Design mm_gcd, start of the top module:
module mm_gcd (
    clock,
    reset,
    a,
    b,
    c,
    start,
    finished
);
input clock;
input reset;
input [31:0] a;
input [31:0] b;
output [31:0] c;
reg [31:0] c;
input start;
output finished;
reg finished;
reg [31:0] y;
reg [31:0] x;
always @(posedge clock) begin: MM_GCD_RTL
    if (reset == 0) begin
        y <= 0;
        x <= 0;
        finished <= 1;
        c <= 0;
    end
    else begin
        if (start) begin
            finished <= 1'b0;
            x <= a;
            y <= b;
        end
        else begin
            if ((y == 0)) begin
                finished <= 1'b1;
                c <= x;
            end
            else if ((x > y)) begin
                x <= (x - y);
            end
            else begin
                y <= (y - x);
            end
        end
    end
end
endmodule
Size in the first run: about 100 I/O pins.
clock: 3.78 ns
lec_check: 0
cap_margin: 20
core_margin: 2
core_utilization: 72
cts_cluster_diameter: 30
setup_slack_margin: 0.66
slew_margin: 20
run.sh (not shown) runs the stock make flow with config.mk's settings and CLKGATE_MAP_FILE=.
Change:
Settings changed: CTS_CLUSTER_DIAMETER 30 to 36, CTS_CLUSTER_SIZE set to 50, PLACE_DENSITY_LB_ADDON set to 0.04, SETUP_SLACK_MARGIN 0.66 to unset.
Clock period 3.78 ns to 4.7 ns, I/O delays scaled along.
Result: The changed run finished clean. Sequential share of layout area goes up by 0.88 points. Synthesized area does not change. Global-route usage drops by 1.5 points. Setup slack is better by 0.25 ns. Cell area is lower by 4.1%. Via count fell by 3.0%. Routed wire length drops by 6.3%.
Change:
Settings changed: CORE_UTILIZATION 72 to 66, CTS_CLUSTER_DIAMETER 36 to unset, CTS_CLUSTER_SIZE 50 to unset, PLACE_DENSITY_LB_ADDON 0.04 to unset, SETUP_SLACK_MARGIN set to -0.23.
Clock period 4.7 ns to 3.18 ns, I/O delays scaled along.
Result: With this change the flow ran to the end with violations: setup timing. Register-to-register slack loses 0.97 ns. Worst setup slack loses 0.97 ns. Area after synthesis stays the same. Non-clock buffer count goes up by 61. Cell count goes up by about 5.6%. Global-route usage goes down by 0.30 points.
Change:
Settings changed: CORE_UTILIZATION 66 to 40, GPL_ROUTABILITY_DRIVEN set to 0, SETUP_SLACK_MARGIN -0.23 to unset.
Clock period 3.18 ns to 6.59 ns, I/O delays scaled along.
=> This time the run completed with no timing, DRC or antenna violations. Cell area is lower by a few percent. Worst hold slack hardly moves. Synthesized cell count does not change. Utilization is lower by 34 points. Fmax is lower by roughly a tenth.
Change:
Settings changed: GPL_ROUTABILITY_DRIVEN 0 to unset.
Clock period 6.59 ns to 5.0 ns, I/O delays scaled along.
The changed run produced a clean layout.
Final cell count came out higher by 0.31%.
Routed wire length came out higher by about 5%.
Die size stays the same.
Clock skew hardly moves.
Fmax came out higher by 2.1%.
Design area stays flat.

job 7486:
Starting RTL as in the previous note.
make LEC_CHECK=0 CAP_MARGIN=20 CORE_MARGIN=2 CORE_UTILIZATION=57 SLEW_MARGIN=20 finish   # period 3.8 ns
Job 7486 went all the way through the flow, and no timing, DRC or antenna check failed.
Inputs modified between job 7486 and job 7595:
Settings: swapping 57 for 66 in CORE_UTILIZATION; putting SETUP_SLACK_MARGIN at -0.2 where nothing was set; putting CTS_CLUSTER_DIAMETER at 59 where nothing was set; swapping 3.8 for 2.68 in the clock period (ns, I/O delays scaled along).
==> results <==
Although it ran to completion, job 7595 produced a layout that fails the final checks because of negative setup slack. Job 7595 vs job 7486: hold slack up. Per the comparison of job 7595 with job 7486, highest cell delay on the worst timing path lost 0.04 ns; synthesis-to-finish area growth picked up an extra 20 points; final non-filler cell area picked up an extra 1500 µm²; core utilization at floorplan picked up an extra 9.0 points. Looking at first element of the critical path, the x[11] result is from job 7595; the y[22] one comes from job 7486. Delta (job 7595 minus job 7486): setup slack down 0.88 ns.
### job 7595 -> job 9779
Settings: SETUP_SLACK_MARGIN now 1.03, was -0.2; CORE_UTILIZATION now 58, was 66; CTS_CLUSTER_DIAMETER no longer set, was 59; the clock period (ns, I/O delays scaled along) now 3.6, was 2.68.
==> results <==
- Diff job 9779 and job 7595: storage element area higher in job 9779
- Of job 9779 and job 7595, the lower clock latency at the later pin of the worst-skew pair belongs to job 7595.
- Per the comparison of job 9779 with job 7595, share of the core filled by cells before placement shows a reduction of 7.1 points; routing usage on met2 shows a reduction of 8.6 points.
- Count of buffering cells on the critical path with inverters included, job 9779 and job 7595: higher on job 9779
- Lower total stage count of the critical path was reported by job 7595, not job 9779.
- Job 9779 vs job 7595 — clock tree buffer count of the final layout rose 1.
- Job 9779 went all the way through the flow, and no timing, DRC or antenna check failed.
- Tap cell instance count, job 9779 vs job 7595: up by more than 10%

The RTL this note starts from:
==> flow/design.v <==
`timescale 1ns/10ps
module mm_gcd (
    clock,
    reset,
    a,
    b,
    c,
    start,
    finished
);
input clock;
input reset;
input [31:0] a;
input [31:0] b;
output [31:0] c;
reg [31:0] c;
input start;
output finished;
reg finished;
reg [31:0] y;
reg [31:0] x;
always @(posedge clock) begin: MM_GCD_RTL
    if (reset == 0) begin
        y <= 0;
        x <= 0;
        finished <= 1;
        c <= 0;
    end
    else begin
        if (start) begin
            finished <= 1'b0;
            x <= a;
            y <= b;
        end
        else begin
            if ((y == 0)) begin
                finished <= 1'b1;
                c <= x;
            end
            else if ((x > y)) begin
                x <= (x - y);
            end
            else begin
                y <= (y - x);
            end
        end
    end
end
endmodule
clock: 3.42 ns
lec_check: 0
abc_area: 1
cap_margin: 20
core_margin: 2
core_utilization: 70
cts_cluster_diameter: 350
cts_cluster_size: 79
setup_slack_margin: -0.24
slew_margin: 20
The starting point completed with no timing, DRC or antenna violations.
Change:
- ABC_AREA: 1 -> default
- CORE_UTILIZATION: 70 -> 40
- CTS_CLUSTER_DIAMETER: 350 -> default
- CTS_CLUSTER_SIZE: 79 -> default
- SETUP_SLACK_MARGIN: -0.24 -> default
- clock period: 3.42 -> 3.8 ns (I/O delays scaled with it)
=>
- design area goes down by 7.5%
- via count goes down by 23%
- final cell count goes down by 24%
- sequential share of layout area goes up by 1.6 points
- first-iteration DRC count goes down by 51%
- setup slack got worse by 0.21 ns

Starts from the design.v that is shown in full above.
Settings: LEC_CHECK=0, ABC_AREA=1, CAP_MARGIN=15, CELL_PAD_IN_SITES_GLOBAL_PLACEMENT=2, CORE_ASPECT_RATIO=0.79, CORE_MARGIN=3, CORE_UTILIZATION=46, CTS_CLUSTER_SIZE=30, GPL_ROUTABILITY_DRIVEN=0, GPL_TIMING_DRIVEN=0, MAX_ROUTING_LAYER=met5, MIN_ROUTING_LAYER=met1, PLACE_DENSITY=0.61, SETUP_SLACK_MARGIN=-0.06, SLEW_MARGIN=15, TNS_END_PERCENT=65; clock period 2.59 ns.
The baseline never finished: it broke off in global placement without I/O (3_1_place_gp_skip_io).
==> next run, changes <==
Settings changed: ABC_AREA 1 to unset, CAP_MARGIN 15 to 20, CELL_PAD_IN_SITES_GLOBAL_PLACEMENT 2 to unset, CORE_ASPECT_RATIO 0.79 to unset, CORE_MARGIN 3 to 2, CORE_UTILIZATION 46 to 68, CTS_CLUSTER_DIAMETER set to 59, CTS_CLUSTER_SIZE 30 to unset, GPL_ROUTABILITY_DRIVEN 0 to unset, GPL_TIMING_DRIVEN 0 to unset, MAX_ROUTING_LAYER met5 to unset, MIN_ROUTING_LAYER met1 to unset, PLACE_DENSITY 0.61 to unset, SETUP_SLACK_MARGIN -0.06 to unset, SLEW_MARGIN 15 to 20, TNS_END_PERCENT 65 to unset.
Clock period 2.59 ns to 3.04 ns, I/O delays scaled along.
Result: The new run died in global routing (5_1_grt), error GRT-0232. Synthesized cell count falls by 34%. Synthesized area falls by 12%. Die size falls by 41%.
==> next run, changes <==
Settings changed: CORE_UTILIZATION 68 to 69, CTS_CLUSTER_DIAMETER 59 to 195, CTS_CLUSTER_SIZE set to 100.
Clock period 3.04 ns to 5.0 ns, I/O delays scaled along.
Effect: This time the run completed with no timing, DRC or antenna violations. Area after synthesis is unchanged. Die size goes down by 1.4%. Synthesized cell count does not change.
==> next run, changes <==
Settings changed: CORE_UTILIZATION 69 to 40, CTS_CLUSTER_DIAMETER 195 to 296, CTS_CLUSTER_SIZE 100 to 98, HOLD_SLACK_MARGIN set to -0.09, PLACE_DENSITY set to 0.39.
What happened: Routed wire length came out higher by roughly a tenth. Synthesized cell count is unchanged. Global-route usage came out lower by 14 points. Utilization came out lower by 33 points. First-iteration DRC count came out lower by well over a third. Critical path depth is unchanged. Cell area came out higher by a few percent.
==> next run, changes <==
Settings changed: CTS_CLUSTER_DIAMETER 296 to 81, CTS_CLUSTER_SIZE 98 to 10, HOLD_SLACK_MARGIN -0.09 to unset, PLACE_DENSITY 0.39 to 0.41.
=> Setup slack stays the same; cell area stays the same; via count stays the same; clock skew stays the same; first-iteration DRC count is unchanged; core utilization stays the same; flip-flop count does not change.
==> next run, changes <==
Settings changed: CORE_MARGIN 2 to 8, CTS_CLUSTER_DIAMETER 81 to 296, CTS_CLUSTER_SIZE 10 to 98, HOLD_SLACK_MARGIN set to -0.09, MAX_ROUTING_LAYER set to met4, PLACE_DENSITY 0.41 to 0.39, TNS_END_PERCENT set to 35.
Outcome: Setup slack gets better by 0.019 ns. Utilization is about the same. Synthesized area does not change.

Starts from the design.v that is shown in full above.
export LEC_CHECK = 0
export CAP_MARGIN = 20
export CORE_MARGIN = 2
export CORE_UTILIZATION = 66
export CTS_CLUSTER_DIAMETER = 30
export SETUP_SLACK_MARGIN = 0.55
export SLEW_MARGIN = 20
create_clock -name core_clock -period 3.2 [get_ports {clock}]
The starting point died in global routing.
Rerun with:
--- a/flow/config.mk
+++ b/flow/config.mk
@@ -9,5 +9,4 @@
 export CORE_MARGIN = 2
-export CORE_UTILIZATION = 66
-export CTS_CLUSTER_DIAMETER = 30
-export SETUP_SLACK_MARGIN = 0.55
+export CORE_UTILIZATION = 70
+export SETUP_SLACK_MARGIN = -0.24
 export SLEW_MARGIN = 20
==> flow/constraint.sdc (replaced) <==
create_clock -name core_clock -period 3.42 [get_ports {clock}]
set_input_delay 0.6840 -clock core_clock [delete_from_list [all_inputs] [get_ports {clock}]]
set_output_delay 0.6840 -clock core_clock [all_outputs]
set_load 0.01 [all_outputs]
What happened: Now the flow completed with no timing, DRC or antenna violations; synthesized cell count is unchanged; die area is lower by 5.5%; area after synthesis does not change.
Rerun with:
--- a/flow/config.mk
+++ b/flow/config.mk
@@ -7,2 +7,3 @@
 export LEC_CHECK = 0
+export ABC_AREA = 1
 export CAP_MARGIN = 20
@@ -10,3 +11,4 @@
 export CORE_UTILIZATION = 70
-export SETUP_SLACK_MARGIN = -0.24
+export CTS_CLUSTER_DIAMETER = 236
+export SETUP_SLACK_MARGIN = 0.5
 export SLEW_MARGIN = 20
Result: The new run went through all stages and came out clean; sequential share of layout area decreases by 2.1 points; synthesized area increases by 13%; utilization decreases by 0.83 points; setup slack improves by 0.63 ns; non-clock buffer count decreases by 30; die size increases by 13%; clock-buffer cell count increases by 1; final area increases by 11%.
Rerun with:
--- a/flow/config.mk
+++ b/flow/config.mk
@@ -10,5 +10,4 @@
 export CORE_MARGIN = 2
-export CORE_UTILIZATION = 70
-export CTS_CLUSTER_DIAMETER = 236
-export SETUP_SLACK_MARGIN = 0.5
+export CORE_UTILIZATION = 72
+export PLACE_DENSITY_LB_ADDON = 0.0
 export SLEW_MARGIN = 20
==> flow/constraint.sdc (replaced) <==
create_clock -name core_clock -period 1.03 [get_ports {clock}]
set_input_delay 0.2060 -clock core_clock [delete_from_list [all_inputs] [get_ports {clock}]]
set_output_delay 0.2060 -clock core_clock [all_outputs]
set_load 0.01 [all_outputs]
Outcome: The changed run aborted during detailed placement; die size came out lower by 2.7%; area after synthesis does not change; synthesized cell count stays the same.
